==> job 6854: inputs <==
==> flow/design.v <==
`timescale 1ns / 1ps
module conv (
input [4:0] stride,
input  conv_enable, 
output reg [18:0] address1 , address2, write_address,
output reg end_reach, full_conv_end, dot_sum_end,
input clk,
input reset,
input [9:0] w1 ,h1,w2,h2,
output reg [9:0] width, height
  );
reg [9:0] H1_index_outer , V1_index_outer ;
reg [5:0]	v1_index_inner , h1_index_inner ;
reg dot_sum_start ;
always @ (posedge clk) begin	 
		if (reset) begin
			H1_index_outer = 0;
			V1_index_outer = 0;
			v1_index_inner = 0;
			h1_index_inner = 0;
			address1 = 0;
			address2 = 0;
			write_address = 0;
			end_reach = 0;
			dot_sum_end = 0;
			dot_sum_start = 1;
			full_conv_end = 0;
			width = 0;
			height = 0;
		end
		else if (conv_enable) begin
				if (dot_sum_start) begin
						v1_index_inner = 0;
						h1_index_inner = 0;
						dot_sum_start = 0;
						dot_sum_end =0;
				end	
				if (!full_conv_end) begin
					address1 = address1 + 2'b01;
					h1_index_inner = h1_index_inner + 2'b01 ;
					if (h1_index_inner == w2) begin			 
						v1_index_inner = v1_index_inner + 1;
						h1_index_inner = 6'b0;								
						address1 = (v1_index_inner + V1_index_outer )* w1 + H1_index_outer;
					end	
					if (v1_index_inner == h2) begin			 
						H1_index_outer = H1_index_outer + stride;
						address1 = V1_index_outer * w1 + H1_index_outer ;
						dot_sum_start = 1;
						dot_sum_end =1;
						v1_index_inner = 6'b0;
					end
					if ((H1_index_outer + w2) > w1	) begin		 
						width = H1_index_outer;
						dot_sum_start = 1;
						V1_index_outer = V1_index_outer + stride;
						H1_index_outer = 10'b0000000000;
						address1 = V1_index_outer * w1;
					end
					if (address1 == h1*w1 ) 		full_conv_end = 1;		 
					if ((address1 + 1) == h1*w1 ) 		height = V1_index_outer + 1;
					address2 = v1_index_inner*w2 + h1_index_inner;
					if (dot_sum_start)	write_address	= write_address + 1;
				end
		end
    end
endmodule 
==> flow/run.sh <==
#!/bin/bash
# the make line also repeats each setting of config.mk as NAME=value (left out here)
make -C /OpenROAD-flow-scripts/flow DESIGN_CONFIG=/design/flow/config.mk WORK_HOME=/design/flow/orfs CLKGATE_MAP_FILE= finish
==> flow/config.mk <==
export PLATFORM = sky130hd
export DESIGN_NAME = conv
export DESIGN_NICKNAME = conv
export VERILOG_FILES = /design/flow/design.v
export SDC_FILE = /design/flow/constraint.sdc
export NUM_CORES = 4
export LEC_CHECK = 0
export CAP_MARGIN = 0
export CELL_PAD_IN_SITES_DETAIL_PLACEMENT = 1
export CELL_PAD_IN_SITES_GLOBAL_PLACEMENT = 1
export CORE_ASPECT_RATIO = 0.5
export CORE_MARGIN = 2
export CORE_UTILIZATION = 36
export CTS_CLUSTER_DIAMETER = 192
export CTS_CLUSTER_SIZE = 59
export PLACE_DENSITY_LB_ADDON = 0.11
export SLEW_MARGIN = 20
==> flow/constraint.sdc <==
create_clock -name core_clock -period 16.8 [get_ports {clk}]
set_input_delay 3.3600 -clock core_clock [delete_from_list [all_inputs] [get_ports {clk}]]
set_output_delay 3.3600 -clock core_clock [all_outputs]
set_load 0.01 [all_outputs]
==> job 476 (differences from job 6854) <==
CAP_MARGIN = 20   (was 0)
CELL_PAD_IN_SITES_DETAIL_PLACEMENT = unset   (was 1)
CELL_PAD_IN_SITES_GLOBAL_PLACEMENT = unset   (was 1)
CORE_ASPECT_RATIO = unset   (was 0.5)
CORE_UTILIZATION = 65   (was 36)
CTS_CLUSTER_DIAMETER = unset   (was 192)
CTS_CLUSTER_SIZE = 61   (was 59)
MAX_ROUTING_LAYER = met4   (was unset)
PLACE_DENSITY_LB_ADDON = unset   (was 0.11)
==> flow/constraint.sdc (replaced) <==
create_clock -name core_clock -period 8.79 [get_ports {clk}]
set_input_delay 1.7580 -clock core_clock [delete_from_list [all_inputs] [get_ports {clk}]]
set_output_delay 1.7580 -clock core_clock [all_outputs]
set_load 0.01 [all_outputs]
==> results <==
- Job 6854 passed the timing, design-rule and antenna checks. Job 476 ran to the end with violations: setup timing.
- In job 6854 the die size is higher than in job 476, by about 80%.
- Non-clock buffer count: job 6854 is lower than job 476 (443).
- Against job 6854, the clock power of job 476 is larger by 82%.
- Against job 6854, the final cell count of job 476 is higher by about 0.36%.
- In job 6854 the worst setup slack is higher than in job 476, by 3.7 ns.
- Of job 6854 and job 476, job 6854 has the higher register-to-register slack (gap 4.9 ns).
- In job 6854 the cell area is lower than in job 476, by 13%.
- Of job 6854 and job 476, job 476 has the higher sequential power (gap about 50%, measured against job 476).
- Of job 476 and job 6854, job 476 has the higher critical path depth (gap 16).
- Against job 476, the count of clock-buffer cells in the layout of job 6854 is lower by 1.


==> trial 54 <==
// conv: RTL as listed in full above, without the edits since
Settings: LEC_CHECK=0, CAP_MARGIN=20, CORE_MARGIN=2, CORE_UTILIZATION=68, CTS_CLUSTER_DIAMETER=26, CTS_CLUSTER_SIZE=61, MAX_ROUTING_LAYER=met4, SETUP_SLACK_MARGIN=1.56, SLEW_MARGIN=20; clock period 8.79 ns.
run.sh (not shown) runs the stock make flow with config.mk's settings and CLKGATE_MAP_FILE=.
==> build 49 (differences from trial 54) <==
==> flow/config.mk (replaced) <==
export PLATFORM = sky130hd
export DESIGN_NAME = conv
export DESIGN_NICKNAME = conv
export VERILOG_FILES = /design/flow/design.v
export SDC_FILE = /design/flow/constraint.sdc
export NUM_CORES = 4
export LEC_CHECK = 0
export CAP_MARGIN = 20
export CORE_MARGIN = 2
export CORE_UTILIZATION = 40
export CTS_CLUSTER_DIAMETER = 191
export CTS_CLUSTER_SIZE = 53
export PLACE_DENSITY = 0.35
export SLEW_MARGIN = 20
==> flow/constraint.sdc (replaced) <==
create_clock -name core_clock -period 11.0 [get_ports {clk}]
set_input_delay 2.2000 -clock core_clock [delete_from_list [all_inputs] [get_ports {clk}]]
set_output_delay 2.2000 -clock core_clock [all_outputs]
set_load 0.01 [all_outputs]
==> build 25 (differences from trial 54) <==
==> flow/config.mk (replaced) <==
export PLATFORM = sky130hd
export DESIGN_NAME = conv
export DESIGN_NICKNAME = conv
export VERILOG_FILES = /design/flow/design.v
export SDC_FILE = /design/flow/constraint.sdc
export NUM_CORES = 4
export LEC_CHECK = 0
export CAP_MARGIN = 20
export CORE_MARGIN = 2
export CORE_UTILIZATION = 11
export SLEW_MARGIN = 20
==> flow/constraint.sdc (replaced) <==
create_clock -name core_clock -period 13.7 [get_ports {clk}]
set_input_delay 2.7400 -clock core_clock [delete_from_list [all_inputs] [get_ports {clk}]]
set_output_delay 2.7400 -clock core_clock [all_outputs]
set_load 0.01 [all_outputs]
==> build 68 (differences from trial 54) <==
==> flow/config.mk (replaced) <==
export PLATFORM = sky130hd
export DESIGN_NAME = conv
export DESIGN_NICKNAME = conv
export VERILOG_FILES = /design/flow/design.v
export SDC_FILE = /design/flow/constraint.sdc
export NUM_CORES = 4
export LEC_CHECK = 0
export CAP_MARGIN = 20
export CORE_MARGIN = 2
export CORE_UTILIZATION = 72
export CTS_CLUSTER_DIAMETER = 327
export CTS_CLUSTER_SIZE = 96
export SLEW_MARGIN = 20
==> flow/constraint.sdc (replaced) <==
create_clock -name core_clock -period 9.5 [get_ports {clk}]
set_input_delay 1.9000 -clock core_clock [delete_from_list [all_inputs] [get_ports {clk}]]
set_output_delay 1.9000 -clock core_clock [all_outputs]
set_load 0.01 [all_outputs]
==> flow_summary.json <==
{
  "run_status": "failed layout checks",
  "fp.dieW_um": 187,
  "finalWorstSetupSlack_ns": -0.240,
  "place_congestion": 1.04,
  "failed_checks": "setup timing",
  "setup_viol": 10
}
(the above is from build 68)
==> flow_summary.json <==
{
  "run_status": "timing/DRC/antenna clean",
  "fp.dieW_um": 472,
  "finalWorstSetupSlack_ns": 1.05,
  "cts_sinks": 110,
  "setup_viol": 0,
  "grt_max_degree": 57
}
(the above is from build 25)
==> flow_summary.json <==
{
  "cts_tree": "done",
  "fp.dieW_um": 250,
  "rr_endpoint": "height[5]",
  "run_status": "timing/DRC/antenna clean",
  "power_frac_clock_pct": 11.1,
  "min-delay-start": "address2[6]",
  "logic_family": "adder cells",
  "finalWorstSetupSlack_ns": 0.612,
  "holdPathStages": 2,
  "setup_viol": 0
}
(the above is from build 49)
==> flow_summary.json <==
{
  "synth.cell_area_um2": 24100,
  "clk_path_buf_depth": 2,
  "top_cells_by_area": "fa_1 26%, ha_1 15%, dfxtp_1 9.1%",
  "ys_sh_simple_pct": 20.4,
  "place_congestion": 1.06,
  "haltStage": "global routing",
  "clock-root-buffer": "clkbuf_16",
  "run_status": "did not finish"
}
(the above is from trial 54)


==> inputs of try-tundra <==
Starts from the design.v that is shown in full above.
export LEC_CHECK = 0
export CAP_MARGIN = 20
export CORE_MARGIN = 2
export CORE_UTILIZATION = 72
export CTS_CLUSTER_DIAMETER = 294
export CTS_CLUSTER_SIZE = 97
export HOLD_SLACK_MARGIN = 0.29
export PLACE_DENSITY = 0.42
export SETUP_SLACK_MARGIN = -0.56
export SLEW_MARGIN = 20
export TNS_END_PERCENT = 30
create_clock -name core_clock -period 6.1 [get_ports {clk}]
==> inputs of try-cedar, as changes to try-tundra <==
==> flow/config.mk (replaced) <==
export PLATFORM = sky130hd
export DESIGN_NAME = conv
export DESIGN_NICKNAME = conv
export VERILOG_FILES = /design/flow/design.v
export SDC_FILE = /design/flow/constraint.sdc
export NUM_CORES = 4
export LEC_CHECK = 0
export CAP_MARGIN = 20
export CORE_MARGIN = 2
export CORE_UTILIZATION = 58
export SLEW_MARGIN = 20
==> flow/constraint.sdc (replaced) <==
create_clock -name core_clock -period 8.79 [get_ports {clk}]
set_input_delay 1.7580 -clock core_clock [delete_from_list [all_inputs] [get_ports {clk}]]
set_output_delay 1.7580 -clock core_clock [all_outputs]
set_load 0.01 [all_outputs]
==> inputs of try-maple, as changes to try-tundra <==
==> flow/config.mk (replaced) <==
export PLATFORM = sky130hd
export DESIGN_NAME = conv
export DESIGN_NICKNAME = conv
export VERILOG_FILES = /design/flow/design.v
export SDC_FILE = /design/flow/constraint.sdc
export NUM_CORES = 4
export LEC_CHECK = 0
export CAP_MARGIN = 20
export CORE_MARGIN = 2
export CORE_UTILIZATION = 40
export SLEW_MARGIN = 20
==> flow/constraint.sdc (replaced) <==
create_clock -name core_clock -period 11.0 [get_ports {clk}]
set_input_delay 2.2000 -clock core_clock [delete_from_list [all_inputs] [get_ports {clk}]]
set_output_delay 2.2000 -clock core_clock [all_outputs]
set_load 0.01 [all_outputs]
==> inputs of try-delta, as changes to try-tundra <==
==> flow/config.mk (replaced) <==
export PLATFORM = sky130hd
export DESIGN_NAME = conv
export DESIGN_NICKNAME = conv
export VERILOG_FILES = /design/flow/design.v
export SDC_FILE = /design/flow/constraint.sdc
export NUM_CORES = 4
export LEC_CHECK = 0
export ABC_AREA = 1
export CAP_MARGIN = 20
export CORE_MARGIN = 2
export CORE_UTILIZATION = 72
export CTS_CLUSTER_DIAMETER = 211
export CTS_CLUSTER_SIZE = 100
export SLEW_MARGIN = 20
==> flow/constraint.sdc (replaced) <==
create_clock -name core_clock -period 8.4 [get_ports {clk}]
set_input_delay 1.6800 -clock core_clock [delete_from_list [all_inputs] [get_ports {clk}]]
set_output_delay 1.6800 -clock core_clock [all_outputs]
set_load 0.01 [all_outputs]
==> results.yml <==
# implementation run metrics
status:
  status: "failed layout checks"
  failed_checks: "negative setup slack"
placed_design:
  place_congestion: 0.9771
  place_inst: 3942
grt:
  grt_use_met2_pct: 59.50
  groute.usage.overall_pct: 36.49
synth:
  ys_sh_mux_pct: 1.344
  ys_types: 86
  yosys.area_share.simple_pct: 20.39
  synth_seq_share_pct: 9.132
  top_cell: "inv_1"
  top_cells_by_count: "437 x inv_1, 358 x nand2_1, 313 x fa_1"
sta:
  setup_ws_ps: -375.1
  setup_viol: 10
# the run above: try-cedar

==> results.yml <==
# implementation run metrics
synth:
  yosys.area_share.simple_pct: 22.32
  synth_seq_share_pct: 8.925
  top_cells_by_count: "833 x nand2_1, 827 x inv_1, 313 x fa_1"
  ys_types: 53
  top_cell: "nand2_1"
grt:
  grt_use_met2_pct: 79.32
  grt_pass1_wl_um: 135400
  groute.usage.overall_pct: 48.19
placed_design:
  place_inst: 4372
  place_congestion: 1.039
sta:
  setup_ws_ps: -1069
  setup_viol: 21
status:
  status: "failed layout checks"
  failed_checks: "negative setup slack"
# the run above: try-delta

==> results.yml <==
# flow metrics
status:
  status: "aborted with a tool error"
  lastStage: "global routing"
  first-error: "[ERROR GRT-0232] Routing congestion too high. Check the congestion heatmap in the GUI."
placed_design:
  place_inst: 3944
  place_congestion: 1.099
synth:
  yosys_warnings: 1
  yosys.area_share.simple_pct: 20.39
  ys_types: 86
  top_cell: "inv_1"
  ys_sh_mux_pct: 1.344
die:
  die-area_um2: 34970
clock_tree:
  cts-resized-gates: 113
  clock_path_buffers: 2
# the run above: try-tundra

==> results.yml <==
# implementation run metrics
status:
  status: "complete, no violations"
sta:
  setup_viol: 0
  setup_ws_ps: 554.6
grt:
  groute.usage.overall_pct: 24.24
  grt_use_met2_pct: 42.13
synth:
  ys_types: 86
  synth-area-yosys_um2: 24110
  ys_sh_mux_pct: 1.344
  yosys.area_share.simple_pct: 20.39
  top_cells_by_count: "437 x inv_1, 358 x nand2_1, 313 x fa_1"
power_and_ir_drop:
  ir_drop_mv: 0.1288
# the run above: try-maple

Power figures rest on the tool's default switching activity, not on a simulated workload.
